**flow/design.v**
```verilog
`timescale 1ns / 1ps
module helper_bcd_to_7seg(
    input wire [3:0] bcd_in,
    output reg [6:0] seg_out
);
    always @(*) begin
        case (bcd_in)
            4'd0: seg_out = 7'b1000000;
            4'd1: seg_out = 7'b1111001;
            4'd2: seg_out = 7'b0100100;
            4'd3: seg_out = 7'b0110000;
            4'd4: seg_out = 7'b0011001;
            4'd5: seg_out = 7'b0010010;
            4'd6: seg_out = 7'b0000010;
            4'd7: seg_out = 7'b1111000;
            4'd8: seg_out = 7'b0000000;
            4'd9: seg_out = 7'b0010000;
            4'd10: seg_out = 7'b0111111;  
            default: seg_out = 7'b1111111;  
        endcase
    end
endmodule
`timescale 1ns / 1ps
module seven_seg_display(
    input wire clk,
    input wire reset,  
    input wire [15:0] bcd_digit,   
    output wire [6:0] seg,  
    output wire [3:0] an            
);
    reg [2:0] digit_index;
    reg [3:0] current_bcd;
    reg [19:0] refresh_counter;
    wire [6:0] seg_out;
    helper_bcd_to_7seg d5 (.bcd_in(current_bcd),.seg_out(seg_out));
    always @(posedge clk or posedge reset) begin
        if (reset) begin
            refresh_counter <= 0;
            digit_index <= 0;
        end else begin
            refresh_counter <= refresh_counter + 1;
            if (refresh_counter == 10) begin
                refresh_counter <= 0;
                digit_index <= digit_index + 1;
                if (digit_index == 3'd3)  
                    digit_index <= 0;
            end
        end
    end
    always @(*) begin
        case (digit_index)
            3'd0: current_bcd = bcd_digit[3:0];      
            3'd1: current_bcd = bcd_digit[7:4];      
            3'd2: current_bcd = bcd_digit[11:8];     
            3'd3: current_bcd = bcd_digit[15:12];    
            default: current_bcd = 4'd15;            
        endcase
    end 
    assign seg = seg_out;
reg [3:0] an_reg;
always @(*) begin
    case (digit_index)
        3'd0: an_reg = 4'b1110;  
        3'd1: an_reg = 4'b1101;  
        3'd2: an_reg = 4'b1011;  
        3'd3: an_reg = 4'b0111;  
        default: an_reg = 4'b1111;
    endcase
end
assign an = an_reg;
endmodule
`timescale 1ns / 1ps
module bin_to_bcd #( parameter W = 18)   
  ( input [W-1:0] bin,   
    output reg [W+(W-4)/3:0] bcd);  
  integer i,j;
  always @(bin) begin
    for(i = 0; i <= W+(W-4)/3; i = i+1) bcd[i] = 0;      
    bcd[W-1:0] = bin;                                    
    for(i = 0; i <= W-4; i = i+1)                        
      for(j = 0; j <= i/3; j = j+1)                      
        if (bcd[W-i+4*j -: 4] > 4)                       
          bcd[W-i+4*j -: 4] = bcd[W-i+4*j -: 4] + 4'd3;  
  end
endmodule
`timescale 1ns / 1ps
  module serial_parallel_multiplier(
    input clk, rst,
    input start,
    input [7:0] x, y,
    output reg [15:0] P,
    output reg flag
    );
     reg state;
    reg [7:0] x_reg;
    reg [7:0] y_reg;
    reg s;
    reg [3:0] counter;
    always @(posedge clk , posedge rst) begin
        if (rst) begin
            flag <= 0;
            x_reg <= 0;
            y_reg <= 0;
            P <= 0;
            counter <= 0;
            state <= 0;
        end
        else if (start && state == 0) begin
            state <= 1;
            flag <= 0;
               s <= x[7] ^ y[7];
            y_reg <= y[7] ? (~y + 1) : y;
            x_reg <= x[7] ? (~x + 1) : x;
                P <= 0;
           counter <= 8;
        end
        else if (state) begin
            if (counter > 0) begin
                P <= P + (y_reg[0] ? ({8'b0, x_reg} << (8 - counter)) : 0);
                y_reg <= {y_reg[7], y_reg[7:1]};
                counter <= counter - 1;
            end
            else begin
                P <= s ? (~P + 1) : P;
                flag <= 1;
                state <= 0;
            end
        end
    end
endmodule
`timescale 1ns / 1ps
module top_control_unit(
    input wire clk,
    input wire reset,
    input wire btnL,
    input wire btnR,
    input wire btnC,
    input wire [7:0] multiplicand,
    input wire [7:0] multiplier,
    output wire [6:0] seg,
    output wire [3:0] an,
    output led
);
    wire left_pressed, right_pressed, start_pressed;
    pushbutton_detector pb_left (
        .clk(clk),
        .reset(reset),
        .x(btnL),
        .z(left_pressed)
    );
    pushbutton_detector pb_right (
        .clk(clk),
        .reset(reset),
        .x(btnR),
        .z(right_pressed)
    );
    pushbutton_detector pb_center (
        .clk(clk),
        .reset(reset),
        .x(btnC),
        .z(start_pressed)
    );
    wire [15:0] product;
    wire done;
    serial_parallel_multiplier spm (
        .clk(clk),
        .rst(reset),
        .start(start_pressed),
        .x(multiplicand),
        .y(multiplier),
        .P(product),
        .flag(done)
    );
    assign led = done;
    wire [19:0] bcd_unsigned;
    wire sign_bit = product[15];
    wire [15:0] productabs = sign_bit ? (~product + 1) : product;
    bin_to_bcd #(.W(16)) converter (
        .bin(productabs),
        .bcd(bcd_unsigned)
    );
    reg [1:0] state;
    wire [3:0] d0 = bcd_unsigned[3:0];
    wire [3:0] d1 = bcd_unsigned[7:4];
    wire [3:0] d2 = bcd_unsigned[11:8];
    wire [3:0] d3 = bcd_unsigned[15:12];
    wire [3:0] d4 = bcd_unsigned[19:16];
    wire [3:0] d5 = sign_bit ? 4'd10 : 4'd15;
    reg [15:0] active_digits;   
    wire tick;
    clockDivider #(50) divide (clk,reset,tick);
   always @(posedge clk or posedge reset) begin
    if (reset)
        state <= 0;
    else if (tick) begin
        case (state)
            2'd0: if (right_pressed) state <= 1;
            2'd1: begin
                if (right_pressed) state <= 2;
                else if (left_pressed) state <= 0;
            end
            2'd2: if (left_pressed) state <= 1;
            default: state <= 0;
        endcase
    end
end
    always @(*) begin
        case (state)
            2'd0: active_digits = {d5, d4, d3, d2};  
            2'd1: active_digits = {d5, d3, d2, d1};  
            2'd2: active_digits = {d5, d2, d1, d0};  
            default: active_digits = {d5, d4, d3, d2};
        endcase
    end
    seven_seg_display display_unit (
        .clk(clk),
        .reset(reset),
        .bcd_digit(active_digits),  
        .seg(seg),
        .an(an)
    );
endmodule
module pushbutton_detector(
input clk,reset,x,
output z
    );
wire tick;
clockDivider #(50) divide (clk,reset,tick);
wire out;
debouncer deb(clk,tick,reset,x,out);
wire out2;
synchronizer sync(clk,tick,reset,out,out2);
wire out3;
rising_edge rizz(clk,tick,reset,out2,out3);
assign z = out3;     
endmodule
module rising_edge(
input clk, en, reset, x,
output reg z
    );
    reg x_prev;
    always @(posedge clk or posedge reset) begin
        if (reset) begin
            x_prev <= 0;
            z <= 0;
        end else if (en) begin
            z <= x & ~x_prev;   
            x_prev <= x;
        end
    end
endmodule
module debouncer(input clk, en, rst, in, output out);
reg q1,q2,q3;
always@(posedge clk, posedge rst) begin
if(rst == 1'b1) begin
q1 <= 0;
q2 <= 0;
q3 <= 0;
end
else if (en) begin
q1 <= in;
q2 <= q1;
q3 <= q2;
end
end
assign out = (rst) ? 0 : q1&q2&q3;
endmodule
module synchronizer ( input wire clk, en, rst, sig, output reg sig1 );
 reg meta;
 always @(posedge clk, posedge rst) begin
 if (rst) begin
 meta <= 0;
 sig1 <= 0;
 end
 else if (en) begin
 meta <= sig;
 sig1 <= meta;
 end
 end
endmodule
module clockDivider #(parameter n = 50000000)
(input clk, rst, output tick);
wire [31:0] count;
reg clk_out;
counter_x_bit #(32,n) counterMod
(.clk(clk), .reset(rst),.en(1'b1), .count(count));
assign tick = (count == n-1) && !clk_out;
always @ (posedge clk, posedge rst) begin
if (rst)  
clk_out <= 0;
else if (count == n-1)
clk_out <= ~ clk_out;
end
endmodule
module counter_x_bit #(parameter x = 3, n = 6)
(input clk, reset, en, output reg [x-1:0] count);
always @(posedge clk, posedge reset) begin
if (reset == 1)
    count <= 0; 
else if(!en)
    count <= count; 
else if(count == n-1)
    count <= 0; 
else
    count <= count + 1;
end
endmodule
```
**flow/run.sh**
```bash
#!/bin/bash
# the make line also repeats each setting of config.mk as NAME=value (left out here)
make -C /OpenROAD-flow-scripts/flow DESIGN_CONFIG=/design/flow/config.mk WORK_HOME=/design/flow/orfs CLKGATE_MAP_FILE= finish
```
**flow/config.mk**
```make
export PLATFORM = sky130hd
export DESIGN_NAME = top_control_unit
export DESIGN_NICKNAME = top_control_unit
export VERILOG_FILES = /design/flow/design.v
export SDC_FILE = /design/flow/constraint.sdc
export NUM_CORES = 4
export LEC_CHECK = 0
export ABC_AREA = 1
export CAP_MARGIN = 35
export CORE_MARGIN = 2
export CORE_UTILIZATION = 72
export CTS_CLUSTER_DIAMETER = 214
export CTS_CLUSTER_SIZE = 15
export HOLD_SLACK_MARGIN = 0.29
export PLACE_DENSITY = 0.92
export SETUP_SLACK_MARGIN = 0.74
export SLEW_MARGIN = 20
```
**flow/constraint.sdc**
```tcl
create_clock -name core_clock -period 13.4 [get_ports {clk}]
set_input_delay 2.6800 -clock core_clock [delete_from_list [all_inputs] [get_ports {clk}]]
set_output_delay 2.6800 -clock core_clock [all_outputs]
set_load 0.01 [all_outputs]
```
==> results of run 1 <==
## through the flow
stage	TNS [ns]	std cells	util	instance area, um^2	hold slack, ns
after floorplan	0	2880	-	18800	0.434
after global routing	-6.98	3369	0.843	21800	0.481
after global placement	0	3229	0.754	19500	0.443
final	-3.31	3369	0.843	21800	0.457
after CTS	0	3320	0.805	20800	0.456
after detailed placement	-2.38	3230	0.754	19500	0.446
## layer usage
metal | wire length, um | vias to the layer above | GRT usage
li1 | - | 9522 | -
met1 | 20600 | 9535 | 0.392
met2 | 26100 | 1370 | 0.589
met3 | 4870 | 497 | 0.0322
met4 | 3820 | 0 | 0.138
met5 | 0 | - | 0
## layout make-up
type                    count  area, um^2
clock buffers              27         484
multi-input cells        2106       12100
repair buffers            151        1240
inverters                 530        2030
clock inverters             2        25.0
fillers                  1527        4070
flip-flops and latches    218        5470
well taps                 335         419
## what timing repair did
| item | CTS | global route |
|---|---|---|
| resized | 139 | 147 |
| pin swaps | 60 | 101 |
| endpoints found under the setup margin | 7 | 7 |
| setup buffers | 61 | 48 |
| hold buffers | 0 | 0 |
==> reports/metrics.csv, run 1 <==
metric,value,unit
outcome,finished with violations,
so_faults,setup timing,
fp-row-count,59,
ys_sh_aoi,0.0981,
clk_path_buf_depth,3,
power_frac_seq,0.557,
clk-power,494,uW
synth_nets,2984,
p_int,920,uW
whs_path_depth,1,
worst_slack,-0.547,ns
combPwrFrac,0.024,
postSynthCellCount,2880,
core-area,25800,um^2
drc,0,
mux_area_frac,0.00107,
postSynthSeqShare,0.291,
clkPwrFrac,0.418,
grt_pass1_wl,75.6,mm
leakage,0.0119,uW
vias_per_cell,6.21,
grt_usage,0.325,
rsz0062_at_grt,yes,
synth_top_cell_by_area,dfrtp_1,
initCoreUtil,0.727,
skew,0.0191,ns
slowest_stage,dfrtp_1,
ys_sh_adder,0.0557,
switching_share,0.221,
cts-buffers-inserted,18,
grt_max_degree,96,
top_cells_by_area,"dfrtp_1 (29%), nand2_1 (15%), inv_1 (9.5%)",
clock.fmax,0.0717,GHz
drtAntennaViolNets,0,
yosysUniqueCellTypes,66,
vias,20900,
avgSynthCellArea,6.52,um^2
top_level_ports,33,
p_sw,261,uW
async_flop_share,0.995,
dp_slack,-0.429,ns
critPathTopFamily,simple AND/OR/NAND/NOR gates,
reg2reg_from,spm.counter[0],
finalHoldViolations,0,
cts_tree,yes,
dr.pass1.iters,33,
warning_count,58,
final_nets,3129,
n_antenna_cell,0,
arrival,11.27,ns
period_minus_slack,13.95,ns
tightest_slew,1.21,ns
finalClockPeriodUsage,1.04,
ff2ff_setup_slack,7.94,ns
setup_viol,7,
top_power_group,registers,
edf_count,1,
path_depth,85,
hpwl,31.5,mm
path_buffers,14,
min_from,pb_center.rizz.x_prev,
crit_end,seg[0],
overflow,0,
drt-initial-drc-count,2651,
worst_path_most_repeated_cell,nand2_2,
clock_sinks,218,
most_common_cell,nand2_1,
dieHeight,166,um
start_kind,flop,
cts.reportedPaths.clkPinSlew,0.07,ns
cts-root-buf,clkbuf_16,
power_density,54.3,nW/um^2
reg2regPathDepth,31,
yosysWarnings,11,
ys_sh_simple,0.407,
top_cell_area_share,0.288,
worstPathRequired,10.72,ns
hold_path_class,reg -> reg,
synth_flops,218,
globalplace.congestion,0.906,
die-area,27400,um^2
ys_top_cells_by_count,"nand2_1 (749), inv_1 (477), nand3_1 (331)",
first_global_vias,18200,
synth_area,18800,um^2
seq_power,658,uW
antenna_found_initial,0,
r2r_end,spm.P[14],
ys_top_logic_family,simple AND/OR/NAND/NOR gates,
drv_cap,0,
worstSkewPairLatency,0.50,ns
xor_area_frac,0.0339,
peakVddDrop,95.7,uV
crit_start,spm.P[3],
detail_route.wirelength,55.3,mm
synth-main-ff-cell,dfrtp_1,
h-tree-depth,1,
worst-setup-path-type,reg -> out,
synthToLayoutAreaGrowth,15.9,%
die_w,166,um
wl_per_cell,16.4,um
whs_endpoint,pb_center.rizz.z,
ys_cells,2880,
slew_violations,0,
io_buffers,32,
ys_area,18800,um^2
slew_headroom,0.182,
cp-end-kind,output pin,
crit_fanout,5,
max_stage_delay,0.44,ns
finalPower,1180,uW
powerComb,28.9,uW
==> run 2: changes to the inputs <==
CAP_MARGIN = 15   (was 35)
CTS_CLUSTER_DIAMETER = 100   (was 214)
CTS_CLUSTER_SIZE = not set   (was 15)
HOLD_SLACK_MARGIN = -0.08   (was 0.29)
PLACE_DENSITY = not set   (was 0.92)
SETUP_SLACK_MARGIN = 0.43   (was 0.74)
==> reports/metrics.csv, run 2 <==
metric,value,unit
placed_cell_area,19500,um^2
reg2regPathDepth,32,
seq_power,659,uW
wl_per_cell,14.9,um
power_frac_seq,0.495,
postCtsHoldBufs,0,
so_faults,setup timing,
yosysWarnings,11,
slowest_stage,dfrtp_1,
p_sw,284,uW
setup_viol,7,
vias_per_cell,5.90,
outcome,finished with violations,
finalClockPeriodUsage,1.01,
ys_sh_aoi,0.0981,
postSynthSeqShare,0.291,
path_depth,91,
start_kind,flop,
drv_cap,0,
top_cells_by_area,"dfrtp_1 (29%), nand2_1 (15%), inv_1 (9.5%)",
globalplace.congestion,0.934,
dieHeight,166,um
worst-setup-path-type,reg -> out,
synth_nets,2984,
crit_fanout,5,
clock.fmax,0.0737,GHz
ff2ff_setup_slack,7.66,ns
most_common_cell,nand2_1,
hpwl,30.9,mm
cts-root-buf,clkbuf_16,
clk-power,644,uW
top_power_group,registers,
synth_area,18800,um^2
slew_headroom,0.280,
fin_area,21800,um^2
postSynthCellCount,2880,
die_w,166,um
p_int,1050,uW
hold_path_class,reg -> reg,
synth_top_cell_by_area,dfrtp_1,
fillers,1644,
fp-row-count,59,
vias,19800,
h-tree-depth,1,
synthToLayoutAreaGrowth,15.8,%
ys_area,18800,um^2
slew_violations,0,
drc,0,
clock_sinks,218,
top_cell_area_share,0.288,
max_stage_delay,0.41,ns
rsz0062_at_grt,yes,
reg2reg_from,spm.counter[0],
ys_top_logic_family,simple AND/OR/NAND/NOR gates,
synth_flops,218,
whs_path_depth,1,
drt-initial-drc-count,1959,
avgSynthCellArea,6.52,um^2
async_flop_share,0.995,
die-area,27400,um^2
combPwrFrac,0.021,
path_buffers,19,
yosysUniqueCellTypes,66,
final_nets,3115,
period_minus_slack,13.57,ns
core-area,25800,um^2
ys_sh_simple,0.407,
cts_tree,yes,
mux_area_frac,0.00107,
ys_sh_adder,0.0557,
cts-buffers-inserted,24,
io_buffers,32,
seqCellArea,5470,um^2
crit_start,spm.P[1],
crit_end,seg[4],
detail_route.wirelength,50.1,mm
first_global_vias,17300,
edf_count,1,
cp-end-kind,output pin,
peakVddDrop,94.2,uV
clk_path_buf_depth,3,
synth-main-ff-cell,dfrtp_1,
worst_slack,-0.174,ns
powerComb,27.3,uW
utilization,0.842,
ys_cells,2880,
drtAntennaViolNets,0,
grt_pass1_wl,73.1,mm
clkPwrFrac,0.484,
skew,0.0160,ns
whs_endpoint,divide.counterMod.count[6],
leakage,0.0118,uW
combGateArea,12000,um^2
min_from,divide.counterMod.count[6],
grt_usage,0.312,
dp_slack,-0.319,ns
switching_share,0.213,
power_density,61.2,nW/um^2
critPathTopFamily,simple AND/OR/NAND/NOR gates,
initCoreUtil,0.727,
dr.pass1.iters,8,
worstSkewPairLatency,0.53,ns
arrival,10.89,ns
tightest_slew,1.08,ns
top_level_ports,33,
finalHoldViolations,0,
n_antenna_cell,0,
grt_max_degree,153,
antenna_found_initial,0,
ys_top_cells_by_count,"nand2_1 (749), inv_1 (477), nand3_1 (331)",
cts.reportedPaths.clkPinSlew,0.06,ns
finalPower,1330,uW
worstPathRequired,10.72,ns
worst_path_most_repeated_cell,nand2_2,
xor_area_frac,0.0339,
warning_count,63,
r2r_end,spm.P[14],
overflow,0,
## run 2: final cells by class
| cell class | instances | share of cell area |
|---|---|---|
| Multi-Input combinational cell | 2106 | 0.553 |
| Sequential cell | 218 | 0.251 |
| Inverter | 530 | 0.0936 |
| Timing Repair Buffer | 131 | 0.0476 |
| Clock buffer | 32 | 0.0299 |
| Tap cell | 335 | 0.0193 |
| Clock inverter | 10 | 0.00512 |
## run 2: what timing repair did
item,4_1_cts,5_1_grt
pin swaps,40,94
buffers inserted,31,60
resized,77,187
setup endpoints to repair,7,7
## run 2: metal layers
metal  global-route usage  vias up  part of all wire
li1                     -     9514                 -
met1                0.396     9129              0.40
met2                0.568      901              0.49
met3               0.0320      278             0.065
met4               0.0831        0             0.043
met5                    0        -                 0
## run 2: stage by stage
stage               setup TNS (ns)  cells  hold slack [ns]
finish                      -0.966   3362            0.471
global route                 -4.50   3362            0.487
CTS                              0   3302            0.472
detailed placement           -1.46   3229            0.458
global placement                 0   3229            0.443
floorplan                        0   2880            0.434
==> run 3: changes to the inputs <==
CAP_MARGIN = 0   (was 15)
CELL_PAD_IN_SITES_DETAIL_PLACEMENT = 0   (was not set)
CELL_PAD_IN_SITES_GLOBAL_PLACEMENT = 3   (was not set)
CORE_ASPECT_RATIO = 0.68   (was not set)
CORE_UTILIZATION = 39   (was 72)
CTS_CLUSTER_DIAMETER = not set   (was 100)
CTS_CLUSTER_SIZE = 24   (was not set)
HOLD_SLACK_MARGIN = not set   (was -0.08)
PLACE_DENSITY_LB_ADDON = 0.27   (was not set)
SETUP_SLACK_MARGIN = not set   (was 0.43)
SLEW_MARGIN = 30   (was 20)
clock period = 17.6 ns   (was 13.4 ns; I/O delays follow)
==> reports/metrics.csv, run 3 <==
metric,value,unit
ys_area,18800,um^2
ys_top_logic_family,simple AND/OR/NAND/NOR gates,
slew_violations,0,
reg2regPathDepth,32,
top_cells_by_area,"dfrtp_1 (29%), nand2_1 (15%), inv_1 (9.5%)",
worst_slack,2.07,ns
finalClockPeriodUsage,0.882,
power_frac_seq,0.463,
finalHoldViolations,0,
drc,0,
globalplace.congestion,0.837,
clkPwrFrac,0.517,
ys_top_cells_by_count,"nand2_1 (749), inv_1 (477), nand3_1 (331)",
post_cts_buffers,0,
dr.pass1.iters,5,
rsz0062_at_grt,no,
cts.reportedPaths.clkPinSlew,0.06,ns
edf_count,1,
n_antenna_cell,0,
p_sw,233,uW
start_kind,flop,
top_power_group,clock,
combPwrFrac,0.020,
path_depth,79,
cp-end-kind,output pin,
outcome,finished clean,
worst-setup-path-type,reg -> out,
ys_sh_aoi,0.0981,
h-tree-depth,1,
clk-power,561,uW
yosysUniqueCellTypes,66,
synthToLayoutAreaGrowth,10.5,%
clk_path_buf_depth,3,
ys_sh_adder,0.0557,
synth-main-ff-cell,dfrtp_1,
worst_path_most_repeated_cell,nand2_1,
grt_max_degree,100,
slowest_stage,inv_1,
switching_share,0.215,
peakVddDrop,60.2,uV
mux_area_frac,0.00107,
r2r_end,spm.P[14],
crit_fanout,23,
drt-initial-drc-count,974,
dp_slack,2.67,ns
crit_start,spm.P[15],
setup_viol,0,
yosysWarnings,11,
detail_route.wirelength,44.3,mm
avgSynthCellArea,6.52,um^2
powerComb,21.2,uW
grt_usage,0.182,
warning_count,59,
ff2ff_setup_slack,12.42,ns
max_stage_delay,0.58,ns
clock_sinks,218,
xor_area_frac,0.0339,
antenna_found_initial,0,
worstSkewPairLatency,0.55,ns
top_level_ports,33,
synth_flops,218,
grt_pass1_wl,78.2,mm
crit_end,seg[3],
synth_nets,2984,
dieHeight,185,um
synth_top_cell_by_area,dfrtp_1,
wl_per_cell,12.4,um
die-area,50000,um^2
io_buffers,32,
final_nets,3025,
skew,0.0236,ns
hold_path_class,reg -> reg,
vias_per_cell,4.85,
period_minus_slack,15.53,ns
die_w,270,um
ys_cells,2880,
worstPathRequired,14.08,ns
cts_tree,yes,
finalPower,1080,uW
ys_sh_simple,0.407,
postSynthSeqShare,0.291,
top_cell_area_share,0.288,
min_from,pb_left.rizz.x_prev,
power_density,52.2,nW/um^2
overflow,0,
cts-root-buf,clkbuf_16,
drtAntennaViolNets,0,
initCoreUtil,0.394,
p_int,851,uW
finalSetupTns,0,ns
arrival,12.01,ns
core-area,47600,um^2
most_common_cell,nand2_1,
slew_headroom,0.420,
tightest_slew,0.863,ns
reg2reg_from,spm.counter[0],
clock.fmax,0.0644,GHz
postCtsHoldBufs,0,
hpwl,34.8,mm
cts-buffers-inserted,25,
vias,17400,
synth_area,18800,um^2
whs_path_depth,1,
seq_power,502,uW
first_global_vias,16200,
whs_endpoint,pb_left.rizz.z,
drv_cap,0,
critPathTopFamily,simple AND/OR/NAND/NOR gates,
post_cts_resized,0,
leakage,0.0114,uW
fp-row-count,66,
path_buffers,15,
async_flop_share,0.995,
postSynthCellCount,2880,
run 3: stage by stage:
stage	std cells	instance area [um^2]	util	hold slack (ns)
finish	3583	20800	0.436	0.456
global route	3583	20800	0.436	0.485
CTS	3583	20800	0.436	0.461
detailed placement	3540	19900	0.417	0.452
global placement	3540	19900	0.417	0.443
floorplan	2880	18800	-	0.434
run 3: area by class of cell:
class                   count  area, um^2
fillers                  4980       26900
multi-input cells        2106       11200
flip-flops and latches    218        5460
inverters                 530        2020
well taps                 646         808
clock buffers              36         757
repair buffers             40         380
clock inverters             7         131
run 3: per-layer routing:
metal  track usage  up-vias  wire length, um
met5             0        -                0
met1         0.284     7843            25200
met2         0.274      177            17500
li1              -     9319                -
met3        0.0180       38             1100
met4        0.0276        0              471
==> run 4: changes to the inputs <==
CAP_MARGIN = 20   (was 0)
CELL_PAD_IN_SITES_DETAIL_PLACEMENT = not set   (was 0)
CELL_PAD_IN_SITES_GLOBAL_PLACEMENT = not set   (was 3)
CORE_ASPECT_RATIO = not set   (was 0.68)
CORE_UTILIZATION = 72   (was 39)
CTS_CLUSTER_SIZE = not set   (was 24)
PLACE_DENSITY = 0.67   (was not set)
PLACE_DENSITY_LB_ADDON = not set   (was 0.27)
SETUP_SLACK_MARGIN = -0.72   (was not set)
SLEW_MARGIN = 20   (was 30)
clock period = 15.9 ns   (was 17.6 ns; I/O delays follow)
==> reports/metrics.csv, run 4 <==
metric,value,unit
slew_violations,0,
dr.pass1.iters,6,
final_nets,3021,
min_from,pb_center.rizz.x_prev,
globalplace.congestion,0.915,
combPwrFrac,0.019,
clk-power,598,uW
antenna_found_initial,0,
drtAntennaViolNets,0,
worst-setup-path-type,reg -> out,
core-area,25800,um^2
initCoreUtil,0.727,
stdcell_count,3269,
ys_sh_adder,0.0557,
fillers,1886,
ys_top_cells_by_count,"nand2_1 (749), inv_1 (477), nand3_1 (331)",
path_depth,78,
warning_count,61,
path_buffers,15,
finalHoldViolations,0,
slowest_stage,dfrtp_1,
synthToLayoutAreaGrowth,8.25,%
clock_sinks,218,
start_kind,flop,
post_cts_resized,0,
post_cts_buffers,0,
drv_cap,0,
dp_cells,3226,
mux_area_frac,0.00107,
reg2regPathDepth,31,
synth-main-ff-cell,dfrtp_1,
dieHeight,166,um
clk_path_buf_depth,3,
cts-root-buf,clkbuf_16,
cts.reportedPaths.clkPinSlew,0.06,ns
leakage,0.0113,uW
cp-end-kind,output pin,
worstPathRequired,12.72,ns
placed_cell_area,19500,um^2
synth_top_cell_by_area,dfrtp_1,
ys_top_logic_family,simple AND/OR/NAND/NOR gates,
power_frac_seq,0.472,
synth_flops,218,
ff2ff_setup_slack,10.59,ns
postCtsHoldBufs,0,
clkPwrFrac,0.508,
synth_area,18800,um^2
postSynthSeqShare,0.291,
hold_path_class,reg -> reg,
first_global_vias,16500,
async_flop_share,0.995,
clock.fmax,0.0658,GHz
drc,0,
period_minus_slack,15.20,ns
finalClockPeriodUsage,0.956,
peakVddDrop,91.0,uV
max_stage_delay,0.55,ns
drt-initial-drc-count,1257,
p_sw,245,uW
crit_end,seg[3],
vias_per_cell,5.50,
io_buffers,32,
seq_power,556,uW
critPathTopFamily,simple AND/OR/NAND/NOR gates,
synth_nets,2984,
cts-buffers-inserted,24,
top_power_group,clock,
powerComb,22.8,uW
xor_area_frac,0.0339,
yosysWarnings,11,
top_cell_area_share,0.288,
grt_pass1_wl,70.1,mm
ys_sh_simple,0.407,
reg2reg_from,spm.counter[0],
fp-row-count,59,
switching_share,0.208,
crit_start,spm.P[15],
die_w,166,um
ys_area,18800,um^2
most_common_cell,nand2_1,
top_cells_by_area,"dfrtp_1 (29%), nand2_1 (15%), inv_1 (9.5%)",
top_level_ports,33,
setup_viol,0,
slew_headroom,0.296,
r2r_end,spm.P[14],
detail_route.wirelength,40.6,mm
whs_path_depth,1,
skew,0.0325,ns
postSynthCellCount,2880,
grt_max_degree,147,
yosysUniqueCellTypes,66,
die-area,27400,um^2
crit_fanout,23,
cts_tree,yes,
outcome,finished clean,
avgSynthCellArea,6.52,um^2
edf_count,1,
worst_path_most_repeated_cell,nand2_1,
grt_usage,0.299,
n_antenna_cell,0,
worstSkewPairLatency,0.55,ns
overflow,0,
ys_cells,2880,
p_int,932,uW
h-tree-depth,1,
ys_sh_aoi,0.0981,
whs_endpoint,pb_center.rizz.z,
tightest_slew,1.05,ns
arrival,12.02,ns
hpwl,30.5,mm
power_density,57.9,nW/um^2
fin_area,20300,um^2
wl_per_cell,12.4,um
vias,18000,
-- run 4: stage by stage --
stage                     utilization  power (uW)  setup TNS (ns)  setup WS [ns]  hold slack [ns]
after floorplan                     -         579               0           3.23            0.434
after detailed placement        0.753         589               0           1.39            0.449
after global routing            0.787        1210           -2.17         -0.395            0.497
after global placement          0.753         588               0           2.05            0.441
after CTS                       0.787        1180               0          0.758            0.472
final                           0.787        1180               0          0.698            0.476
-- run 4: routing by layer --
layer,track usage,up-vias,share of wire
li1,-,9296,-
met1,0.391,8194,0.46
met3,0.0372,79,0.041
met2,0.524,396,0.48
met4,0.0827,0,0.021
met5,0,-,0
-- run 4: layout make-up --
| cell class | count | area [um^2] | area share |
|---|---|---|---|
| Clock buffer | 37 | 739 | 0.0364 |
| Clock inverter | 6 | 133 | 0.00652 |
| Inverter | 530 | 2020 | 0.0994 |
| Multi-Input combinational cell | 2106 | 11200 | 0.551 |
| Sequential cell | 218 | 5460 | 0.269 |
| Tap cell | 335 | 419 | 0.0206 |
| Timing Repair Buffer | 37 | 358 | 0.0176 |
==> run 5: changes to the inputs <==
ABC_AREA = 0   (was 1)
CELL_PAD_IN_SITES_DETAIL_PLACEMENT = 0   (was not set)
CELL_PAD_IN_SITES_GLOBAL_PLACEMENT = 0   (was not set)
CORE_ASPECT_RATIO = 1.37   (was not set)
CORE_UTILIZATION = 64   (was 72)
CTS_CLUSTER_SIZE = 98   (was not set)
GPL_ROUTABILITY_DRIVEN = 1   (was not set)
PLACE_DENSITY = not set   (was 0.67)
SETUP_SLACK_MARGIN = not set   (was -0.72)
SLEW_MARGIN = 10   (was 20)
clock period = 18.5 ns   (was 15.9 ns; I/O delays follow)
==> reports/metrics.csv, run 5 <==
metric,value,unit
outcome,finished clean,
synth_area,19400,um^2
slew_violations,0,
hold_path_class,reg -> reg,
arrival,14.28,ns
synth_top_cell_by_area,dfrtp_1,
crit_fanout,6,
finalSetupTns,0,ns
reg2reg_from,spm.counter[0],
period_minus_slack,17.98,ns
cts-buffers-inserted,20,
rsz0062_at_grt,yes,
clock.fmax,0.0556,GHz
ys_top_cells_by_count,"nand2_1 (223), dfrtp_1 (216), nor2_1 (204)",
top_level_ports,33,
setup_viol,0,
cts.reportedPaths.clkPinSlew,0.07,ns
core-area,29800,um^2
p_sw,191,uW
ys_sh_aoi,0.239,
postCtsHoldBufs,0,
first_global_vias,17400,
drtAntennaViolNets,0,
power_frac_seq,0.509,
yosysUniqueCellTypes,124,
critPathTopFamily,simple AND/OR/NAND/NOR gates,
synthToLayoutAreaGrowth,11.5,%
start_kind,flop,
finalClockPeriodUsage,0.972,
yosysWarnings,11,
top_cell_area_share,0.279,
slowest_stage,or4_4,
worst-setup-path-type,reg -> out,
cts_tree,yes,
whs_endpoint,pb_center.divide.counterMod.count[31],
synth_nets,2417,
power_density,43.4,nW/um^2
grt_max_degree,112,
n_antenna_cell,0,
io_buffers,32,
initCoreUtil,0.650,
dr.pass1.iters,7,
top_power_group,registers,
fp-row-count,74,
ys_cells,2313,
clock_sinks,218,
edf_count,1,
synth-main-ff-cell,dfrtp_1,
die_w,153,um
cts-root-buf,clkbuf_16,
clkPwrFrac,0.470,
fin_area,21600,um^2
grt_use_met2,0.540,
mux_area_frac,0.0452,
async_flop_share,0.995,
globalplace.congestion,0.915,
warning_count,62,
final_nets,2482,
crit_start,spm.P[3],
clk-power,440,uW
path_buffers,10,
placed_cell_area,20200,um^2
crit_end,seg[5],
min_from,pb_center.divide.counterMod.count[31],
synth_flops,218,
finalPower,937,uW
cp-end-kind,output pin,
overflow,0,
h-tree-depth,1,
combPwrFrac,0.021,
seq_power,477,uW
die-area,31700,um^2
drc,0,
dieHeight,208,um
use_met3,0.0165,
vias_per_cell,6.46,
postSynthCellCount,2313,
path_depth,69,
most_common_cell,nand2_1,
hpwl,34.6,mm
grt_pass1_wl,79.7,mm
drt-initial-drc-count,1080,
drv_cap,0,
vias,17900,
p_int,746,uW
detail_route.wirelength,47.0,mm
antenna_found_initial,0,
powerComb,20.1,uW
postSynthSeqShare,0.282,
ys_sh_adder,0.0540,
ff2ff_setup_slack,12.92,ns
ys_top_logic_family,AND-OR/OR-AND gates,
wl_per_cell,17.0,um
ys_sh_simple,0.238,
switching_share,0.204,
avgSynthCellArea,8.38,um^2
skew,0.0120,ns
top_cells_by_area,"dfrtp_1 (28%), xnor2_1 (7.4%), ha_1 (5.3%)",
worstSkewPairLatency,0.50,ns
grt.met1_usage,0.344,
tightest_slew,1.06,ns
finalHoldViolations,0,
whs_path_depth,1,
peakVddDrop,98.1,uV
reg2regPathDepth,23,
worstPathRequired,14.80,ns
busiest_layer,met2,
max_stage_delay,0.58,ns
r2r_end,spm.P[15],
grt_usage,0.287,
xor_area_frac,0.105,
leakage,0.00919,uW
ys_area,19400,um^2
clk_path_buf_depth,3,
worst_path_most_repeated_cell,ha_2,
slew_headroom,0.286,
-- run 5: layer usage --
metal | up-vias | share of wire | routed length [um]
met5 | - | 0 | 0
met4 | 0 | 0.035 | 1630
met3 | 124 | 0.031 | 1460
met2 | 424 | 0.52 | 24500
met1 | 8627 | 0.41 | 19400
li1 | 8733 | - | -
-- run 5: per-stage QoR --
| stage | cells | util | hold WS, ns | setup WS (ns) |
|---|---|---|---|---|
| floorplan | 2313 | - | 0.439 | 0.0430 |
| global placement | 2710 | 0.679 | 0.452 | 0.0431 |
| finish | 2772 | 0.724 | 0.467 | 0.517 |
| detailed placement | 2710 | 0.679 | 0.457 | -0.399 |
| CTS | 2752 | 0.707 | 0.473 | 0.00703 |
| global route | 2772 | 0.724 | 0.485 | -0.260 |
-- run 5: cell type report --
cell class	count	area [um^2]
clock buffers	28	582
clock inverters	8	118
fillers	2397	8220
inverters	100	383
multi-input cells	1927	13700
flip-flops and latches	218	5460
well taps	380	475
repair buffers	111	908
-- run 5: timing repair --
action	CTS	global route
buffers inserted	6	18
gates resized	23	86
setup endpoints to repair	7	7
pin swaps	6	21
==> run 6: changes to the inputs <==
ABC_AREA = 1   (was 0)
CELL_PAD_IN_SITES_DETAIL_PLACEMENT = not set   (was 0)
CELL_PAD_IN_SITES_GLOBAL_PLACEMENT = not set   (was 0)
CORE_ASPECT_RATIO = not set   (was 1.37)
CORE_UTILIZATION = 62   (was 64)
CTS_CLUSTER_SIZE = not set   (was 98)
GPL_ROUTABILITY_DRIVEN = not set   (was 1)
SLEW_MARGIN = 20   (was 10)
clock period = 13.5 ns   (was 18.5 ns; I/O delays follow)
==> reports/metrics.csv, run 6 <==
metric,value,unit
finalClockPeriodUsage,0.976,
synthToLayoutAreaGrowth,14.4,%
postCtsHoldBufs,0,
ys_sh_adder,0.0557,
ys_cells,2880,
finalPower,1370,uW
ys_top_cells_by_count,"nand2_1 (749), inv_1 (477), nand3_1 (331)",
wl_per_cell,12.4,um
cts_tree,yes,
p_int,1070,uW
wl_met2,20.0,mm
n_antenna_cell,0,
arrival,10.47,ns
top_cells_by_area,"dfrtp_1 (29%), nand2_1 (15%), inv_1 (9.5%)",
r2r_end,spm.P[14],
worst_path_most_repeated_cell,nand2_2,
die-area,31700,um^2
slew_violations,0,
yosysWarnings,11,
first_global_vias,16600,
setup_viol,0,
fp-row-count,63,
dr.pass1.iters,5,
fillers,2450,
antenna_found_initial,0,
top_layer_used,met4,
start_kind,flop,
switching_share,0.221,
ys_top_logic_family,simple AND/OR/NAND/NOR gates,
reg2reg_from,spm.counter[0],
top_power_group,clock,
postSynthSeqShare,0.291,
path_buffers,20,
core-area,29700,um^2
ff2ff_setup_slack,8.31,ns
mux_area_frac,0.00107,
top_cell_area_share,0.288,
p_sw,304,uW
met3WireLength,1.63,mm
whs_path_depth,1,
drt-initial-drc-count,1033,
synth-main-ff-cell,dfrtp_1,
io_buffers,32,
dp_slack,-0.225,ns
clock_sinks,218,
synth_nets,2984,
yosysUniqueCellTypes,66,
detail_route.wirelength,42.3,mm
die_w,178,um
holdWs,0.453,ns
final_nets,3096,
overflow,0,
initCoreUtil,0.632,
grt_usage,0.258,
worstSkewPairLatency,0.54,ns
synth_flops,218,
postSynthCellCount,2880,
cp-end-kind,output pin,
crit_fanout,7,
ys_sh_aoi,0.0981,
crit_end,seg[1],
ys_area,18800,um^2
powerComb,27.0,uW
async_flop_share,0.995,
grt_pass1_wl,70.5,mm
cts.reportedPaths.clkPinSlew,0.06,ns
edf_count,1,
synth_top_cell_by_area,dfrtp_1,
globalplace.congestion,0.897,
crit_start,spm.P[6],
critPathTopFamily,simple AND/OR/NAND/NOR gates,
whs_endpoint,pb_left.rizz.z,
vias_per_cell,5.38,
power_frac_seq,0.477,
ys_sh_simple,0.407,
dieHeight,178,um
h-tree-depth,1,
worst_slack,0.327,ns
path_depth,90,
min_from,pb_left.rizz.x_prev,
avgSynthCellArea,6.52,um^2
grt_max_degree,95,
most_common_cell,nand2_1,
tightest_slew,1.19,ns
drv_cap,0,
worst-setup-path-type,reg -> out,
top_level_ports,33,
worstPathRequired,10.80,ns
max_stage_delay,0.48,ns
cts-buffers-inserted,24,
xor_area_frac,0.0339,
slew_headroom,0.204,
outcome,finished clean,
cts-root-buf,clkbuf_16,
warning_count,60,
finalHoldViolations,0,
combPwrFrac,0.020,
peakVddDrop,128,uV
hold_path_class,reg -> reg,
slowest_stage,dfrtp_2,
synth_area,18800,um^2
drc,0,
clk-power,690,uW
reg2regPathDepth,29,
seq_power,654,uW
vias,18300,
routedLengthMet1,19.8,mm
drtAntennaViolNets,0,
clock.fmax,0.0759,GHz
clk_path_buf_depth,3,
clkPwrFrac,0.503,
skew,0.0179,ns
period_minus_slack,13.17,ns
power_density,63.8,nW/um^2
hpwl,30.3,mm
leakage,0.0117,uW
## run 6: timing repair
item | 4_1_cts | 5_1_grt
endpoints found under the setup margin | 7 | 7
pin swaps | 13 | 65
buffers inserted | 18 | 53
gates resized | 30 | 159
## run 6: per-layer routing
metal | global-route usage | up-vias
met3 | 0.0269 | 65
li1 | - | 9452
met4 | 0.0557 | 0
met5 | 0 | -
met1 | 0.347 | 8407
met2 | 0.451 | 360
## run 6: final cells by class
cell class,instances,area [um^2],area share
Tap cell,390,488,0.0227
Clock buffer,28,646,0.0301
Multi-Input combinational cell,2106,11800,0.547
Timing Repair Buffer,112,897,0.0418
Clock inverter,15,199,0.00926
Sequential cell,218,5470,0.255
Inverter,530,2020,0.0941
## run 6: stage by stage
| step | setup TNS (ns) | cell area, um^2 | utilization | std cells |
|---|---|---|---|---|
| 2_1_floorplan | 0 | 18800 | - | 2880 |
| 5_1_grt | -2.45 | 21500 | 0.723 | 3399 |
| 6_report | 0 | 21500 | 0.723 | 3399 |
| 4_1_cts | -0.0357 | 20600 | 0.693 | 3346 |
| 3_3_place_gp | 0 | 19600 | 0.658 | 3285 |
| 3_5_place_dp | -1.05 | 19600 | 0.658 | 3285 |
==> run 7: changes to the inputs <==
CAP_MARGIN = 40   (was 20)
CORE_UTILIZATION = 72   (was 62)
CTS_CLUSTER_DIAMETER = 236   (was not set)
CTS_CLUSTER_SIZE = 15   (was not set)
GPL_ROUTABILITY_DRIVEN = 0   (was not set)
HOLD_SLACK_MARGIN = 0.29   (was not set)
PLACE_DENSITY_LB_ADDON = 0.2   (was not set)
SETUP_SLACK_MARGIN = 1.41   (was not set)
clock period = 13.4 ns   (was 13.5 ns; I/O delays follow)
==> reports/metrics.csv, run 7 <==
metric,value,unit
power_density,54.2,nW/um^2
core-area,25800,um^2
crit_start,spm.P[1],
placed_cell_area,19500,um^2
max_stage_delay,0.44,ns
overflow,0,
path_buffers,14,
postSynthSeqShare,0.291,
synthToLayoutAreaGrowth,15.7,%
switching_share,0.219,
reg2reg_from,spm.counter[0],
worst_slack,-0.213,ns
so_faults,setup timing,
rsz0062_at_grt,yes,
postSynthCellCount,2880,
cts-root-buf,clkbuf_16,
tightest_slew,1.36,ns
cts.reportedPaths.clkPinSlew,0.07,ns
cts-buffers-inserted,18,
ys_top_logic_family,simple AND/OR/NAND/NOR gates,
async_flop_share,0.995,
outcome,finished with violations,
arrival,10.93,ns
worstPathRequired,10.72,ns
avgSynthCellArea,6.52,um^2
mux_area_frac,0.00107,
n_antenna_cell,0,
final_nets,3121,
die-area,27400,um^2
p_int,919,uW
top_level_ports,33,
setup_viol,7,
clk-power,489,uW
slowest_stage,dfrtp_1,
die_w,166,um
r2r_end,spm.P[14],
ff2ff_setup_slack,8.15,ns
dr.pass1.iters,10,
cp-end-kind,output pin,
drc,0,
edf_count,1,
synth-main-ff-cell,dfrtp_1,
initCoreUtil,0.727,
slew_violations,0,
crit_fanout,7,
leakage,0.0118,uW
worstSkewPairLatency,0.50,ns
hpwl,31.1,mm
ys_sh_simple,0.407,
dieHeight,166,um
power_frac_seq,0.559,
crit_end,seg[0],
period_minus_slack,13.61,ns
reg2regPathDepth,32,
drtAntennaViolNets,0,
synth_nets,2984,
ys_cells,2880,
most_common_cell,nand2_1,
antenna_found_initial,0,
top_cells_by_area,"dfrtp_1 (29%), nand2_1 (15%), inv_1 (9.5%)",
yosysUniqueCellTypes,66,
hold_path_class,reg -> reg,
synth_area,18800,um^2
worst_path_most_repeated_cell,nand2_2,
finalHoldViolations,0,
fin_area,21700,um^2
finalClockPeriodUsage,1.02,
warning_count,59,
yosysWarnings,11,
clk_path_buf_depth,3,
whs_path_depth,1,
cts_tree,yes,
fp-row-count,59,
clock_sinks,218,
peakVddDrop,104,uV
synth_flops,218,
grt_max_degree,96,
ys_top_cells_by_count,"nand2_1 (749), inv_1 (477), nand3_1 (331)",
clkPwrFrac,0.416,
drv_cap,0,
dp_slack,-0.214,ns
grt_pass1_wl,75.6,mm
ys_sh_aoi,0.0981,
vias_per_cell,6.00,
start_kind,flop,
ys_sh_adder,0.0557,
critPathTopFamily,simple AND/OR/NAND/NOR gates,
min_from,pb_right.rizz.x_prev,
vias,20200,
seq_power,658,uW
top_power_group,registers,
xor_area_frac,0.0339,
first_global_vias,17800,
h-tree-depth,1,
grt_usage,0.323,
worst-setup-path-type,reg -> out,
combPwrFrac,0.025,
wl_per_cell,15.7,um
powerComb,29.6,uW
whs_endpoint,pb_right.rizz.z,
ys_area,18800,um^2
skew,0.0254,ns
io_buffers,32,
slew_headroom,0.0844,
top_cell_area_share,0.288,
p_sw,258,uW
detail_route.wirelength,52.8,mm
path_depth,84,
postCtsHoldBufs,0,
synth_top_cell_by_area,dfrtp_1,
clock.fmax,0.0735,GHz
drt-initial-drc-count,2021,
## run 7: cell type report
cell class / count / area [um^2]
fill: 1521 / 4110
inverter: 530 / 2030
timing repair buffer: 143 / 1190
tap: 335 / 419
sequential: 218 / 5470
multi-input combinational: 2106 / 12100
clock buffer: 26 / 480
clock inverter: 2 / 25.0
## run 7: per-stage QoR
stage	hold slack, ns	setup TNS, ns	util	power (uW)	std cells
floorplan	0.434	0	-	687	2880
finish	0.465	-1.14	0.841	1180	3360
global placement	0.443	0	0.754	699	3227
CTS	0.462	0	0.805	1180	3309
global route	0.496	-5.52	0.841	1210	3360
detailed placement	0.453	-0.961	0.756	700	3229
## run 7: timing repair
item / in CTS / in global routing
gates resized: 144 / 134
buffers inserted: 52 / 48
endpoints found under the setup margin: 7 / 7
pin swaps: 64 / 84
## run 7: metal layers
metal,vias to the layer above,part of all wire,GRT usage
met3,329,0.076,0.0332
li1,9492,-,-
met4,0,0.055,0.104
met2,1113,0.48,0.596
met5,-,0,0
met1,9234,0.39,0.394
==> run 8: changes to the inputs <==
CAP_MARGIN = 20   (was 40)
CTS_CLUSTER_DIAMETER = 373   (was 236)
CTS_CLUSTER_SIZE = 10   (was 15)
GPL_ROUTABILITY_DRIVEN = not set   (was 0)
HOLD_SLACK_MARGIN = not set   (was 0.29)
PLACE_DENSITY_LB_ADDON = not set   (was 0.2)
SETUP_SLACK_MARGIN = 1.38   (was 1.41)
clock period = 13.5 ns   (was 13.4 ns; I/O delays follow)
==> reports/metrics.csv, run 8 <==
metric,value,unit
xor_area_frac,0.0339,
ys_cells,2880,
yosysWarnings,11,
mux_area_frac,0.00107,
max_stage_delay,0.49,ns
slew_headroom,0.198,
drt-initial-drc-count,2120,
whs_path_depth,1,
most_common_cell,nand2_1,
die_w,166,um
top_cell_area_share,0.288,
finalClockPeriodUsage,1.04,
reg2reg_from,spm.counter[0],
reg2regPathDepth,32,
ys_top_cells_by_count,"nand2_1 (749), inv_1 (477), nand3_1 (331)",
seqCellArea,5470,um^2
p_sw,279,uW
period_minus_slack,14.06,ns
fp-row-count,59,
synth_flops,218,
cp-end-kind,output pin,
cts.reportedPaths.clkPinSlew,0.06,ns
avgSynthCellArea,6.52,um^2
start_kind,flop,
power_frac_seq,0.508,
clock_sinks,218,
r2r_end,spm.P[14],
hold_path_class,reg -> reg,
worstPathRequired,10.80,ns
synth-main-ff-cell,dfrtp_1,
leakage,0.0119,uW
wl_per_cell,16.1,um
utilization,0.850,
worstSkewPairLatency,0.53,ns
path_depth,84,
worst_slack,-0.562,ns
peakVddDrop,118,uV
ys_area,18800,um^2
rsz0062_at_grt,yes,
postSynthSeqShare,0.291,
whs_endpoint,pb_left.rizz.z,
slowest_stage,dfrtp_2,
ys_sh_adder,0.0557,
combGateArea,12200,um^2
slew_violations,0,
clk_path_buf_depth,3,
combPwrFrac,0.021,
top_level_ports,33,
synth_nets,2984,
top_cells_by_area,"dfrtp_1 (29%), nand2_1 (15%), inv_1 (9.5%)",
vias_per_cell,6.07,
path_buffers,15,
seq_power,654,uW
yosysUniqueCellTypes,66,
grt_usage,0.321,
crit_fanout,7,
dieHeight,166,um
clock.fmax,0.0711,GHz
async_flop_share,0.995,
synthToLayoutAreaGrowth,17.0,%
cts-buffers-inserted,25,
skew,0.00832,ns
antenna_found_initial,0,
drc,0,
cts_tree,yes,
drv_cap,0,
crit_end,seg[6],
outcome,finished with violations,
crit_start,spm.P[8],
postSynthCellCount,2880,
dr.pass1.iters,12,
worst-setup-path-type,reg -> out,
finalPower,1290,uW
ys_sh_aoi,0.0981,
cts-root-buf,clkbuf_16,
grt_pass1_wl,74.7,mm
so_faults,setup timing,
finalSetupTns,-3.50,ns
fillers,1591,
p_int,1010,uW
tightest_slew,1.19,ns
synth_area,18800,um^2
first_global_vias,17400,
postCtsHoldBufs,0,
drtAntennaViolNets,0,
io_buffers,32,
synth_top_cell_by_area,dfrtp_1,
core-area,25800,um^2
ys_sh_simple,0.407,
initCoreUtil,0.727,
vias,20500,
globalplace.congestion,0.897,
final_nets,3129,
worst_path_most_repeated_cell,nand2_2,
warning_count,63,
powerComb,27.4,uW
finalHoldViolations,0,
arrival,11.36,ns
h-tree-depth,1,
ys_top_logic_family,simple AND/OR/NAND/NOR gates,
top_power_group,registers,
n_antenna_cell,0,
min_from,pb_left.rizz.x_prev,
clkPwrFrac,0.471,
clk-power,608,uW
critPathTopFamily,simple AND/OR/NAND/NOR gates,
overflow,0,
detail_route.wirelength,54.3,mm
die-area,27400,um^2
setup_viol,7,
power_density,58.7,nW/um^2
edf_count,1,
grt_max_degree,117,
ff2ff_setup_slack,7.69,ns
hpwl,31.3,mm
switching_share,0.216,
[run 8: cell type report]
class,instances,share of cell area
multi-input combinational,2106,0.554
sequential,218,0.249
inverter,530,0.0927
timing repair buffer,144,0.0526
clock buffer,39,0.0313
tap,335,0.0191
clock inverter,1,0.000911
[run 8: what timing repair did]
| action | in CTS | in global routing |
|---|---|---|
| endpoints found under the setup margin | 7 | 7 |
| buffers inserted | 43 | 61 |
| resized | 64 | 242 |
| pin swaps | 27 | 116 |
| cloned | 0 | 0 |
| hold endpoints to repair | 0 | 0 |
[run 8: per-stage QoR]
| stage | hold WS, ns | instances | worst slack [ns] | area, um^2 |
|---|---|---|---|---|
| floorplan | 0.434 | 2880 | 1.40 | 18800 |
| detailed placement | 0.453 | 3229 | -0.304 | 19500 |
| global placement | 0.443 | 3229 | 0.352 | 19500 |
| finish | 0.462 | 3373 | -0.562 | 22000 |
| global route | 0.492 | 3373 | -0.878 | 22000 |
| CTS | 0.467 | 3312 | 0.240 | 20700 |
[run 8: per-layer routing]
metal,global-route usage,up-vias,routed length (um)
li1,-,9523,-
met1,0.402,9342,20500
met2,0.580,1209,25400
met3,0.0337,402,4440
met4,0.0995,0,3980
met5,0,-,0
==> run 9: changes to the inputs <==
CAP_MARGIN = 15   (was 20)
CELL_PAD_IN_SITES_DETAIL_PLACEMENT = 0   (was not set)
CELL_PAD_IN_SITES_GLOBAL_PLACEMENT = 0   (was not set)
CTS_CLUSTER_DIAMETER = 94   (was 373)
CTS_CLUSTER_SIZE = 18   (was 10)
GPL_ROUTABILITY_DRIVEN = 0   (was not set)
MAX_ROUTING_LAYER = met4   (was not set)
PLACE_DENSITY_LB_ADDON = 0.02   (was not set)
SETUP_SLACK_MARGIN = 0.69   (was 1.38)
SLEW_MARGIN = 10   (was 20)
TNS_END_PERCENT = 65   (was not set)
clock period = 13.7 ns   (was 13.5 ns; I/O delays follow)
==> reports/metrics.csv, run 9 <==
metric,value,unit
path_depth,84,
whs_endpoint,pb_left.rizz.z,
grt.met1_usage,0.411,
async_flop_share,0.995,
die-area,27400,um^2
worstPathRequired,10.96,ns
finalSetupTns,-1.28,ns
core-area,25800,um^2
crit_fanout,8,
busiest_layer,met2,
leakage,0.0119,uW
top_cells_by_area,"dfrtp_1 (29%), nand2_1 (15%), inv_1 (9.5%)",
cts_tree,yes,
tightest_slew,1.32,ns
xor_area_frac,0.0339,
slowest_stage,dfrtp_1,
use_met3,0.0325,
postSynthSeqShare,0.291,
synth-main-ff-cell,dfrtp_1,
ys_sh_simple,0.407,
drtAntennaViolNets,0,
n_antenna_cell,0,
crit_start,spm.P[0],
worstSkewPairLatency,0.50,ns
synth_nets,2984,
grt_use_met2,0.541,
grt_usage,0.321,
cp-end-kind,output pin,
worst_path_most_repeated_cell,nand2_2,
synth_flops,218,
crit_end,seg[5],
finalClockPeriodUsage,1.02,
overflow,0,
r2r_end,spm.P[14],
io_buffers,32,
rsz0062_at_grt,yes,
clock.fmax,0.0717,GHz
utilization,0.848,
skew,0.0174,ns
edf_count,1,
outcome,finished with violations,
most_common_cell,nand2_1,
top_cell_area_share,0.288,
synthToLayoutAreaGrowth,16.7,%
p_sw,248,uW
period_minus_slack,13.95,ns
top_power_group,registers,
fp-row-count,59,
mux_area_frac,0.00107,
avgSynthCellArea,6.52,um^2
postCtsHoldBufs,0,
min_from,pb_left.rizz.x_prev,
grt_pass1_wl,73.2,mm
ys_sh_adder,0.0557,
wl_per_cell,16.1,um
combPwrFrac,0.024,
die_w,166,um
vias_per_cell,6.11,
p_int,881,uW
hpwl,30.3,mm
worst-setup-path-type,reg -> out,
reg2reg_from,spm.counter[0],
slew_headroom,0.118,
power_density,51.5,nW/um^2
clk-power,458,uW
detail_route.wirelength,54.6,mm
path_buffers,18,
so_faults,setup timing,
warning_count,58,
drc,0,
start_kind,flop,
seq_power,643,uW
worst_slack,-0.254,ns
power_frac_seq,0.570,
drv_cap,0,
whs_path_depth,1,
peakVddDrop,97.4,uV
yosysWarnings,11,
synth_top_cell_by_area,dfrtp_1,
hold_path_class,reg -> reg,
finalPower,1130,uW
powerComb,26.6,uW
max_stage_delay,0.43,ns
antenna_found_initial,0,
final_nets,3149,
ys_area,18800,um^2
switching_share,0.220,
cts-buffers-inserted,16,
ys_top_cells_by_count,"nand2_1 (749), inv_1 (477), nand3_1 (331)",
reg2regPathDepth,32,
dieHeight,166,um
ys_sh_aoi,0.0981,
setup_viol,7,
drt-initial-drc-count,2714,
top_level_ports,33,
finalHoldViolations,0,
initCoreUtil,0.727,
critPathTopFamily,simple AND/OR/NAND/NOR gates,
postSynthCellCount,2880,
cts.reportedPaths.clkPinSlew,0.08,ns
synth_area,18800,um^2
clkPwrFrac,0.406,
ff2ff_setup_slack,8.17,ns
yosysUniqueCellTypes,66,
slew_violations,0,
clk_path_buf_depth,3,
dr.pass1.iters,14,
clock_sinks,218,
cts-root-buf,clkbuf_16,
ys_top_logic_family,simple AND/OR/NAND/NOR gates,
ys_cells,2880,
first_global_vias,17100,
grt_max_degree,99,
vias,20700,
arrival,11.21,ns
h-tree-depth,1,
## run 9: layout make-up
type | count | area, um^2
fill | 1512 | 3920
sequential | 218 | 5470
inverter | 530 | 2030
clock inverter | 2 | 17.5
multi-input combinational | 2106 | 12200
tap | 335 | 419
timing repair buffer | 173 | 1370
clock buffer | 22 | 444
## run 9: per-stage QoR
| step | area [um^2] | hold slack (ns) | setup WS [ns] | std cells |
|---|---|---|---|---|
| after global placement | 19500 | 0.443 | 0.391 | 3227 |
| final | 21900 | 0.469 | -0.254 | 3386 |
| after detailed placement | 19500 | 0.458 | -0.362 | 3227 |
| after floorplan | 18800 | 0.434 | 1.47 | 2880 |
| after CTS | 20700 | 0.471 | 0.698 | 3317 |
| after global routing | 21900 | 0.494 | -0.523 | 3386 |
## run 9: layer usage
metal  share of wire  wire (um)
met5               0          0
met4           0.068       3710
met3           0.089       4840
met2            0.46      24900
met1            0.39      21200
## run 9: what timing repair did
action / in CTS / in global routing
gates resized: 104 / 198
endpoints found under the setup margin: 7 / 7
buffers inserted: 66 / 69
endpoints found under the hold margin: 0 / 0
pin swaps: 46 / 101
==> run 10: changes to the inputs <==
ABC_AREA = not set   (was 1)
CAP_MARGIN = 20   (was 15)
CELL_PAD_IN_SITES_DETAIL_PLACEMENT = not set   (was 0)
CELL_PAD_IN_SITES_GLOBAL_PLACEMENT = not set   (was 0)
CORE_UTILIZATION = 61   (was 72)
CTS_CLUSTER_DIAMETER = not set   (was 94)
CTS_CLUSTER_SIZE = not set   (was 18)
GPL_ROUTABILITY_DRIVEN = not set   (was 0)
MAX_ROUTING_LAYER = not set   (was met4)
PLACE_DENSITY_LB_ADDON = not set   (was 0.02)
SETUP_SLACK_MARGIN = 5.0   (was 0.69)
SLEW_MARGIN = 20   (was 10)
TNS_END_PERCENT = not set   (was 65)
clock period = 18.7 ns   (was 13.7 ns; I/O delays follow)
==> reports/metrics.csv, run 10 <==
metric,value,unit
outcome,finished clean,
path_buffers,9,
drc,0,
crit_start,spm.P[5],
detail_route.wirelength,48.2,mm
clock_sinks,218,
arrival,13.86,ns
most_common_cell,nand2_1,
switching_share,0.207,
min_from,pb_center.divide.clk_out,
drtAntennaViolNets,0,
synth_flops,218,
drt-initial-drc-count,1653,
p_int,786,uW
ys_area,19400,um^2
xor_area_frac,0.105,
tightest_slew,1.10,ns
worstSkewPairLatency,0.51,ns
slowest_stage,or4_4,
start_kind,flop,
top_power_group,clock,
ys_top_cells_by_count,"nand2_1 (223), dfrtp_1 (216), nor2_1 (204)",
power_density,43.9,nW/um^2
ys_sh_aoi,0.239,
clkPwrFrac,0.504,
edf_count,1,
warning_count,64,
vias,18200,
mux_area_frac,0.0452,
synth_area,19400,um^2
n_antenna_cell,0,
cts_tree,yes,
top_level_ports,33,
slew_headroom,0.261,
die_w,182,um
postSynthSeqShare,0.282,
dp_cells,2699,
clock.fmax,0.0568,GHz
top_cell_area_share,0.279,
grt_usage,0.281,
top_cells_by_area,"dfrtp_1 (28%), xnor2_1 (7.4%), ha_1 (5.3%)",
seq_power,472,uW
reg2regPathDepth,23,
powerComb,19.7,uW
async_flop_share,0.995,
whs_path_depth,1,
wl_per_cell,17.0,um
synth_top_cell_by_area,dfrtp_1,
skew,0.0139,ns
drv_cap,0,
hpwl,33.1,mm
globalplace.congestion,0.931,
cts-buffers-inserted,23,
synth_nets,2417,
clk-power,499,uW
dr.pass1.iters,6,
leakage,0.00947,uW
yosysWarnings,11,
power_frac_seq,0.476,
crit_end,seg[3],
reg2reg_from,spm.counter[0],
max_stage_delay,0.58,ns
yosysUniqueCellTypes,124,
rsz0062_at_grt,yes,
finalHoldViolations,0,
cp-end-kind,output pin,
critPathTopFamily,simple AND/OR/NAND/NOR gates,
slew_violations,0,
grt_pass1_wl,80.8,mm
core-area,31400,um^2
dieHeight,182,um
antenna_found_initial,0,
initCoreUtil,0.617,
avgSynthCellArea,8.38,um^2
io_buffers,32,
synthToLayoutAreaGrowth,16.5,%
fp-row-count,65,
combPwrFrac,0.020,
postSynthCellCount,2313,
final_nets,2520,
hold_path_class,reg -> reg,
synth-main-ff-cell,dfrtp_1,
worstPathRequired,14.96,ns
die-area,33200,um^2
worst-setup-path-type,reg -> out,
whs_endpoint,pb_center.divide.clk_out,
p_sw,205,uW
ys_cells,2313,
ys_sh_simple,0.238,
grt_max_degree,121,
period_minus_slack,17.60,ns
overflow,0,
first_global_vias,17300,
ff2ff_setup_slack,13.26,ns
setup_viol,0,
cts-root-buf,clkbuf_16,
ys_top_logic_family,AND-OR/OR-AND gates,
stdcell_count,2834,
clk_path_buf_depth,3,
r2r_end,spm.P[14],
peakVddDrop,110,uV
vias_per_cell,6.42,
path_depth,65,
h-tree-depth,1,
finalSetupTns,0,ns
finalClockPeriodUsage,0.941,
ys_sh_adder,0.0540,
cts.reportedPaths.clkPinSlew,0.06,ns
crit_fanout,9,
postCtsHoldBufs,0,
run 10: metrics by stage:
step	setup WS [ns]	hold slack [ns]	instance area, um^2	utilization	power (uW)
floorplan	1.55	0.439	19700	-	492
global placement	0.469	0.457	20300	0.646	501
detailed placement	0.00767	0.461	20300	0.646	501
CTS	1.35	0.473	22000	0.702	1000
global route	0.630	0.497	22600	0.719	1020
finish	1.10	0.472	22600	0.719	991
run 10: cell type report:
class	instances	area (um^2)
Tap cell	402	503
Clock inverter	11	176
Fill cell	2369	8820
Clock buffer	30	662
Multi-Input combinational cell	1927	14200
Inverter	100	400
Sequential cell	218	5470
Timing Repair Buffer	146	1160
run 10: repair_timing:
action                                  in CTS  in global routing
pin swaps                                   45                 37
gates resized                              125                 60
endpoints found under the setup margin       7                  7
buffers inserted                            66                 28
run 10: layer usage:
| metal | global-route usage | part of all wire | vias to the layer above |
|---|---|---|---|
| met4 | 0.0781 | 0.022 | 0 |
| met1 | 0.386 | 0.45 | 8745 |
| met3 | 0.0229 | 0.042 | 105 |
| met2 | 0.480 | 0.48 | 526 |
| met5 | 0 | 0 | - |
| li1 | - | - | 8823 |
==> run 11: changes to the inputs <==
CORE_UTILIZATION = 40   (was 61)
SETUP_SLACK_MARGIN = -1.05   (was 5.0)
clock period = 24.2 ns   (was 18.7 ns; I/O delays follow)
==> reports/metrics.csv, run 11 <==
metric,value,unit
antenna_found_initial,0,
warning_count,57,
power_frac_seq,0.480,
vias,17300,
fin_area,21000,um^2
post_cts_resized,0,
slew_headroom,0.304,
critPathTopFamily,simple AND/OR/NAND/NOR gates,
drtAntennaViolNets,0,
ys_top_logic_family,AND-OR/OR-AND gates,
grt_max_degree,92,
fp-row-count,80,
power_density,36.2,nW/um^2
whs_endpoint,pb_center.divide.counterMod.count[31],
outcome,finished clean,
clkPwrFrac,0.500,
grt_pass1_wl,79.6,mm
worstPathRequired,19.36,ns
clk-power,380,uW
path_buffers,8,
top_cell_area_share,0.279,
max_stage_delay,0.58,ns
fillers,4633,
synth-main-ff-cell,dfrtp_1,
dr.pass1.iters,5,
drt-initial-drc-count,1259,
skew,0.0200,ns
reg2reg_from,spm.counter[0],
ys_sh_simple,0.238,
combPwrFrac,0.020,
postSynthCellCount,2313,
finalSetupTns,0,ns
clock_sinks,218,
path_depth,67,
peakVddDrop,54.4,uV
worstSkewPairLatency,0.51,ns
leakage,0.00877,uW
hpwl,34.2,mm
yosysUniqueCellTypes,124,
detail_route.wirelength,46.0,mm
min_from,pb_center.divide.counterMod.count[31],
ys_sh_adder,0.0540,
die-area,50200,um^2
slew_violations,0,
finalClockPeriodUsage,0.938,
clk_path_buf_depth,3,
finalHoldViolations,0,
powerComb,15.4,uW
most_common_cell,nand2_1,
ff2ff_setup_slack,18.70,ns
postCtsHoldBufs,0,
arrival,17.87,ns
synth_nets,2417,
p_sw,156,uW
tightest_slew,1.04,ns
ys_area,19400,um^2
clock.fmax,0.0440,GHz
cp-end-kind,output pin,
switching_share,0.205,
r2r_end,spm.P[15],
cts-buffers-inserted,23,
edf_count,1,
crit_end,seg[3],
synth_area,19400,um^2
cts.reportedPaths.clkPinSlew,0.06,ns
crit_fanout,10,
synth_top_cell_by_area,dfrtp_1,
io_buffers,32,
async_flop_share,0.995,
avgSynthCellArea,8.38,um^2
rsz0062_at_grt,no,
core-area,47700,um^2
start_kind,flop,
top_cells_by_area,"dfrtp_1 (28%), xnor2_1 (7.4%), ha_1 (5.3%)",
top_power_group,clock,
h-tree-depth,1,
globalplace.congestion,0.923,
postSynthSeqShare,0.282,
period_minus_slack,22.71,ns
ys_sh_aoi,0.239,
first_global_vias,16700,
initCoreUtil,0.406,
drv_cap,0,
setup_viol,0,
worst-setup-path-type,reg -> out,
wl_per_cell,15.7,um
placed_cell_area,20200,um^2
p_int,604,uW
die_w,224,um
hold_path_class,reg -> reg,
worst_path_most_repeated_cell,ha_1,
cts-root-buf,clkbuf_16,
ys_top_cells_by_count,"nand2_1 (223), dfrtp_1 (216), nor2_1 (204)",
cts_tree,yes,
yosysWarnings,11,
drc,0,
whs_path_depth,1,
crit_start,spm.P[3],
synthToLayoutAreaGrowth,8.31,%
post_cts_buffers,0,
mux_area_frac,0.0452,
slowest_stage,clkdlybuf4s50_1,
ys_cells,2313,
top_level_ports,33,
seq_power,365,uW
final_nets,2410,
vias_per_cell,5.90,
reg2regPathDepth,23,
n_antenna_cell,0,
dieHeight,224,um
synth_flops,218,
overflow,0,
grt_usage,0.182,
xor_area_frac,0.105,
## run 11: area by class of cell
| class | instances | area (um^2) | share of cell area |
|---|---|---|---|
| Timing Repair Buffer | 36 | 350 | 0.0167 |
| Tap cell | 615 | 769 | 0.0367 |
| Multi-Input combinational cell | 1927 | 13200 | 0.629 |
| Inverter | 100 | 383 | 0.0182 |
| Clock buffer | 28 | 614 | 0.0293 |
| Clock inverter | 13 | 203 | 0.00966 |
| Sequential cell | 218 | 5460 | 0.260 |
## run 11: through the flow
step | setup WS (ns) | power (uW) | hold slack [ns] | instances | util
finish | 1.49 | 760 | 0.468 | 2937 | 0.439
global route | 0.131 | 791 | 0.497 | 2937 | 0.439
CTS | 1.60 | 773 | 0.473 | 2937 | 0.439
detailed placement | 2.23 | 388 | 0.460 | 2896 | 0.422
global placement | 2.89 | 387 | 0.454 | 2896 | 0.422
floorplan | 4.50 | 380 | 0.439 | 2313 | -
## run 11: per-layer routing
layer | GRT usage | vias up | share of wire
met5 | 0 | - | 0
met3 | 0.0130 | 60 | 0.033
met4 | 0.0432 | 0 | 0.020
met1 | 0.249 | 8370 | 0.47
met2 | 0.312 | 316 | 0.47
li1 | - | 8596 | -
Power and IR drop assume default switching activity.
